==> inputs of v1 <==
## udp_ipv4_tx
module udp_ipv4_tx (
    input  wire             ap_clk,
    input  wire             ap_rst_n,
    input  wire  [31:0]     my_ip_addr,
    input  wire   [7:0]     ip_protocol,
    input  wire             s_axis_tx_meta_tvalid,
    output wire             s_axis_tx_meta_tready,
    input  wire [255:0]     s_axis_tx_meta_tdata,
    input  wire             s_axis_tx_data_tvalid,
    output wire             s_axis_tx_data_tready,
    input  wire  [63:0]     s_axis_tx_data_tdata,
    input  wire   [7:0]     s_axis_tx_data_tkeep,
    input  wire             s_axis_tx_data_tlast,
    output wire             m_axis_tx_data_tvalid,
    input  wire             m_axis_tx_data_tready,
    output wire   [63:0]    m_axis_tx_data_tdata,
    output wire    [7:0]    m_axis_tx_data_tkeep,
    output wire             m_axis_tx_data_tlast,
    output wire   [31:0]    datagrams_transmitted
);
export LEC_CHECK = 0
export CAP_MARGIN = 20
export CORE_MARGIN = 2
export CORE_UTILIZATION = 72
export CTS_CLUSTER_DIAMETER = 210
export PLACE_DENSITY = 0.35
export SETUP_SLACK_MARGIN = 0.34
export SLEW_MARGIN = 20
create_clock -name core_clock -period 1.17 [get_ports {ap_clk}]
run.sh (not shown) runs the stock make flow with config.mk's settings and CLKGATE_MAP_FILE=.
==> inputs of v9, as changes to v1 <==
Settings changed: ABC_AREA from default to 1, CELL_PAD_IN_SITES_DETAIL_PLACEMENT from default to 0, CELL_PAD_IN_SITES_GLOBAL_PLACEMENT from default to 0, CORE_ASPECT_RATIO from default to 0.94, CTS_CLUSTER_DIAMETER 210 to 292, CTS_CLUSTER_SIZE from default to 19, MAX_ROUTING_LAYER from default to met5, MIN_ROUTING_LAYER from default to met1, PLACE_DENSITY 0.35 to default, SETUP_SLACK_MARGIN 0.34 to -0.19.
==> flow/constraint.sdc (replaced) <==
create_clock -name core_clock -period 2.44 [get_ports {ap_clk}]
set_input_delay 0.4880 -clock core_clock [delete_from_list [all_inputs] [get_ports {ap_clk}]]
set_output_delay 0.4880 -clock core_clock [all_outputs]
set_load 0.01 [all_outputs]
==> inputs of v21, as changes to v1 <==
Settings changed: ABC_AREA from default to 1, CORE_UTILIZATION 72 to 40, CTS_CLUSTER_DIAMETER 210 to default, GPL_TIMING_DRIVEN from default to 0, HOLD_SLACK_MARGIN from default to 0.1, MAX_ROUTING_LAYER from default to met4, PLACE_DENSITY 0.35 to default, SETUP_SLACK_MARGIN 0.34 to -0.27, SLEW_MARGIN 20 to 35, TNS_END_PERCENT from default to 90.
==> flow/constraint.sdc (replaced) <==
create_clock -name core_clock -period 6.34 [get_ports {ap_clk}]
set_input_delay 1.2680 -clock core_clock [delete_from_list [all_inputs] [get_ports {ap_clk}]]
set_output_delay 1.2680 -clock core_clock [all_outputs]
set_load 0.01 [all_outputs]
==> results <==
Outcome: v1 stopped before the end; v21 finished clean; v9 failed layout checks
Failing step: v1 clock tree synthesis (4_1_cts); v21 -; v9 -
Violated checks: v1 -; v21 -; v9 setup timing
Power dissipated in the clock network: v1 -; v21 4.06 mW; v9 6.75 mW
Slew @ Worst Pin: v1 -; v21 0.9238 ns; v9 1.055 ns
Number of buffers inserted by port buffering: v1 305; v21 304; v9 305
Number of standard cells in the layout, taps in and fillers out: v1 -; v21 4347; v9 3812
Pin count of the biggest net entering global routing: v1 -; v21 23; v9 174
Unique cell type count in the Yosys netlist: v1 78; v21 47; v9 47
Worst IR Drop VDD: v1 -; v21 0.0002214 V; v9 0.0006471 V
Clk pin slew, worst setup/hold paths: v1 -; v21 0.06 ns; v9 0.09 ns
Total cells reported by yosys after synthesis: v1 2842; v21 3058; v9 3058
Area fraction in full adders, half adders and majority gates: v1 0.3923%; v21 0.3945%; v9 0.3945%
Remaining max-slew budget at the tightest pin: v1 -; v21 38.42%; v9 29.65%
Synthesized area per cell: v1 8.977 um2; v21 8.296 um2; v9 8.296 um2
Cell area after synthesis: v1 25510 um2; v21 25370 um2; v9 25370 um2
Sequential-to-total area share from yosys stat: v1 54.81%; v21 55.12%; v9 55.12%
Worst reg-to-reg setup slack: v1 -; v21 2.35 ns; v9 -0.78 ns
Final hold slack: v1 -; v21 0.4277 ns; v9 0.3857 ns
Fmax: v1 -; v21 0.2509 GHz; v9 0.3106 GHz
Congestion Overflow GR: v1 -; v21 0; v9 0

========
==> run P: inputs <==
Starting RTL as in the previous note.
Settings: LEC_CHECK=0, CAP_MARGIN=20, CELL_PAD_IN_SITES_DETAIL_PLACEMENT=1, CORE_ASPECT_RATIO=0.57, CORE_MARGIN=7, CORE_UTILIZATION=49, CTS_CLUSTER_DIAMETER=350, GPL_TIMING_DRIVEN=0, MAX_ROUTING_LAYER=met4, PLACE_DENSITY_LB_ADDON=0.25, SETUP_SLACK_MARGIN=0.54, SLEW_MARGIN=20, TNS_END_PERCENT=15; clock period 6.76 ns.
==> run E: changes against run P <==
- CELL_PAD_IN_SITES_DETAIL_PLACEMENT: 1 -> unset
- CORE_ASPECT_RATIO: 0.57 -> unset
- CORE_MARGIN: 7 -> 2
- CORE_UTILIZATION: 49 -> 68
- CTS_CLUSTER_DIAMETER: 350 -> unset
- CTS_CLUSTER_SIZE: unset -> 17
- GPL_TIMING_DRIVEN: 0 -> unset
- MAX_ROUTING_LAYER: met4 -> unset
- PLACE_DENSITY_LB_ADDON: 0.25 -> unset
- SETUP_SLACK_MARGIN: 0.54 -> 0.7
- TNS_END_PERCENT: 15 -> unset
==> flow/constraint.sdc (replaced) <==
create_clock -name core_clock -period 2.42 [get_ports {ap_clk}]
set_input_delay 0.4840 -clock core_clock [delete_from_list [all_inputs] [get_ports {ap_clk}]]
set_output_delay 0.4840 -clock core_clock [all_outputs]
set_load 0.01 [all_outputs]
==> notes <==
- Run P went through all stages and came out clean. Run E never finished: it broke off in 5_1_grt, error ODB-0269.
- Against run P, the die area of run E is lower by about 34%.
- Area after synthesis is the same in run E and run P.
- In synthesized cell count, run E and run P do not differ.
==> figures <==
quantity	run P	run E
Fp util	50.1%	69.4%
Post-CTS setup buffers	0	17
Run status	no timing/DRC/antenna violations	did not finish
Last stage reached	-	5_1_grt
Cell Area, Placed	0.0294 mm2	0.0300 mm2
Post-cts gate resize count	0	190
Floorplan Core Area	0.0509 mm2	0.0368 mm2
Number of standard-cell rows in the floorplan	62	70
Post-Place Setup Slack	2.34 ns	-0.906 ns
Num CTS Buffers	56	59
Weighted congestion at the end of routability-driven global placement	1.03	0.948

========
==> run M: inputs <==
udp_ipv4_tx again, from the RTL that the note above started with.
export LEC_CHECK = 0
export CAP_MARGIN = 20
export CORE_MARGIN = 2
export CORE_UTILIZATION = 72
export CTS_CLUSTER_DIAMETER = 394
export CTS_CLUSTER_SIZE = 14
export PLACE_DENSITY_LB_ADDON = 0.27
export SETUP_SLACK_MARGIN = 0.1
export SLEW_MARGIN = 20
create_clock -name core_clock -period 1.17 [get_ports {ap_clk}]
==> run H: changes against run M <==
ABC_AREA = 1   (was default)
CAP_MARGIN = 40   (was 20)
CORE_UTILIZATION = 69   (was 72)
CTS_CLUSTER_DIAMETER = 316   (was 394)
CTS_CLUSTER_SIZE = 17   (was 14)
HOLD_SLACK_MARGIN = 0.29   (was default)
PLACE_DENSITY_LB_ADDON = default   (was 0.27)
SETUP_SLACK_MARGIN = -0.14   (was 0.1)
==> flow/constraint.sdc (replaced) <==
create_clock -name core_clock -period 2.53 [get_ports {ap_clk}]
set_input_delay 0.5060 -clock core_clock [delete_from_list [all_inputs] [get_ports {ap_clk}]]
set_output_delay 0.5060 -clock core_clock [all_outputs]
set_load 0.01 [all_outputs]
==> run D: changes against run M <==
CORE_UTILIZATION = 29   (was 72)
CTS_CLUSTER_DIAMETER = default   (was 394)
CTS_CLUSTER_SIZE = default   (was 14)
PLACE_DENSITY = 0.6   (was default)
PLACE_DENSITY_LB_ADDON = default   (was 0.27)
SETUP_SLACK_MARGIN = default   (was 0.1)
==> flow/constraint.sdc (replaced) <==
create_clock -name core_clock -period 6.19 [get_ports {ap_clk}]
set_input_delay 1.2380 -clock core_clock [delete_from_list [all_inputs] [get_ports {ap_clk}]]
set_output_delay 1.2380 -clock core_clock [all_outputs]
set_load 0.01 [all_outputs]
==> qor summary <==
metric                                                                                run M                       run D                       run H
Run status                                                           stopped before the end  no timing/DRC/antenna violations             failed layout checks
Failing step                                                                        4_1_cts                           -                           -
Layout check failures                                                                     -                           -        negative setup slack
Worst-Skew Late Latency                                                                   -                      630 ps                      610 ps
Slew headroom                                                                             -                      32.07%                      45.56%
Die footprint                                                                  36,950 sq um                90,360 sq um                38,320 sq um
Fin. max-slew vios                                                                        -                           0                           0
Sequential cell area                                                                      -                13,990 sq um                13,990 sq um
Number of global-route vias before repair                                                 -                      19,260                      22,250
Area post-placement                                                            31,900 sq um                29,400 sq um                29,270 sq um
Biggest power consumer among the groups                                                   -            sequential cells            sequential cells
Maximum frequency from static timing analysis                                             -                  0.2166 GHz                  0.3287 GHz
Endpoint type of the worst setup path                                                     -                   flip-flop                   flip-flop
Post-synth net total                                                                  3,224                       3,224                       3,440
Yosys stat cell total                                                                 2,842                       2,842                       3,058
Average wire length per cell after detail routing                                         -               19.19 microns               21.35 microns
Number of buffers inserted to repair setup after CTS                                      -                           0                           6
Inverters, non-clock                                                                      -                          24                         131
Part of the total power dissipated in sequential elements                                 -                       46.3%                       48.8%
Area share of the largest cell type after synthesis                                  38.92%                      38.92%                      39.14%
Clk network pwr share                                                                     -                       40.1%                       27.3%
CTS Root Cell                                                                             -  sky130_fd_sc_hd__clkbuf_16  sky130_fd_sc_hd__clkbuf_16
Multiplexer area fraction after synthesis                                            1.932%                      1.932%                          0%
Area fraction of clock buffers and clock inverters                                        -                      7.417%                      3.967%
Remaining number of nets flagged by the antenna check after routing                       -                           0                           0
Number of clock buffers in the layout                                                     -                         107                          67
Combined global-route utilization of all metal layers                                     -                      17.39%                      39.16%
Flop count                                                                                -                         631                         631

========
==> inputs of willow <==
Starting RTL as in the previous note.
## udp_ipv4_tx
module udp_ipv4_tx (
    input  wire             ap_clk,
    input  wire             ap_rst_n,
    input  wire  [31:0]     my_ip_addr,
    input  wire   [7:0]     ip_protocol,
    input  wire             s_axis_tx_meta_tvalid,
    output wire             s_axis_tx_meta_tready,
    input  wire [255:0]     s_axis_tx_meta_tdata,
    input  wire             s_axis_tx_data_tvalid,
    output wire             s_axis_tx_data_tready,
    input  wire  [63:0]     s_axis_tx_data_tdata,
    input  wire   [7:0]     s_axis_tx_data_tkeep,
    input  wire             s_axis_tx_data_tlast,
    output wire             m_axis_tx_data_tvalid,
    input  wire             m_axis_tx_data_tready,
    output wire   [63:0]    m_axis_tx_data_tdata,
    output wire    [7:0]    m_axis_tx_data_tkeep,
    output wire             m_axis_tx_data_tlast,
    output wire   [31:0]    datagrams_transmitted
);
clock: 1.66 ns
lec_check: 0
abc_area: 0
cap_margin: 20
cell_pad_in_sites_detail_placement: 0
cell_pad_in_sites_global_placement: 0
core_aspect_ratio: 1.24
core_margin: 2
core_utilization: 72
cts_cluster_diameter: 371
max_routing_layer: met5
min_routing_layer: met1
place_density: 0.37
setup_slack_margin: -0.09
slew_margin: 20
tns_end_percent: 5
==> inputs of quartz, as changes to willow <==
Settings changed: ABC_AREA 0 to 1, CORE_ASPECT_RATIO 1.24 to 0.94, CORE_UTILIZATION 72 to 69, CTS_CLUSTER_DIAMETER 371 to 292, CTS_CLUSTER_SIZE from default to 17, PLACE_DENSITY 0.37 to default, SETUP_SLACK_MARGIN -0.09 to default, TNS_END_PERCENT 5 to default.
==> flow/constraint.sdc (replaced) <==
create_clock -name core_clock -period 2.59 [get_ports {ap_clk}]
set_input_delay 0.5180 -clock core_clock [delete_from_list [all_inputs] [get_ports {ap_clk}]]
set_output_delay 0.5180 -clock core_clock [all_outputs]
set_load 0.01 [all_outputs]
==> comparison <==
willow aborted during global routing (5_1_grt). quartz completed, yet does not pass: negative setup slack.
Area after synthesis: willow is higher than quartz (about 0.56%).
Synthesized cell count: quartz is larger than willow (about 8%).
In willow the die area is smaller than in quartz, by 3.5%.
==> figures <==
	quartz	willow
Number of buffers inserted to repair setup after CTS	22	9
Chip area from the yosys synthesis statistics	0.02537 mm^2	0.02551 mm^2
Total Die Area	0.03832 mm^2	0.03696 mm^2
Number of cell rows	68	76
Setup Slack @ Placement	-0.4781 ns	-1.813 ns
Yosys xor share	0.005178	0.01540
Die extent in x	201.8 um	173.0 um
Mux cell area share after synthesis	0	0.01932
Share of the core filled by cells before placement	0.6951	0.7330
Syn_nets	3,440	3,224
Synth Area per Inst	8.296 um^2	8.977 um^2
Run status	failed layout checks	aborted with a tool error
Stage where the flow stopped	-	global routing (5_1_grt)
Reasons for failing layout checks	negative setup slack	-
Number of CTS-inserted buffers	43	56
Sequential share of the synthesized area	0.5512	0.5481
Simple share	0.1802	0.1681
Number of resized instances in the post-cts repair step	197	240
Cell count in the Yosys report	3,058	2,842
Yosys aoi share	0.2036	0.2047
Post-synthesis share of cell area spent on full adders, half adders and majority gates	0.003945	0.003923
Total placed instance area	0.02926 mm^2	0.03082 mm^2
Cell area after synthesis	0.02537 mm^2	0.02551 mm^2
Number of cells in the design after placement	3,754	3,650
No activity file was given, so power comes from the tool's default toggle rates.
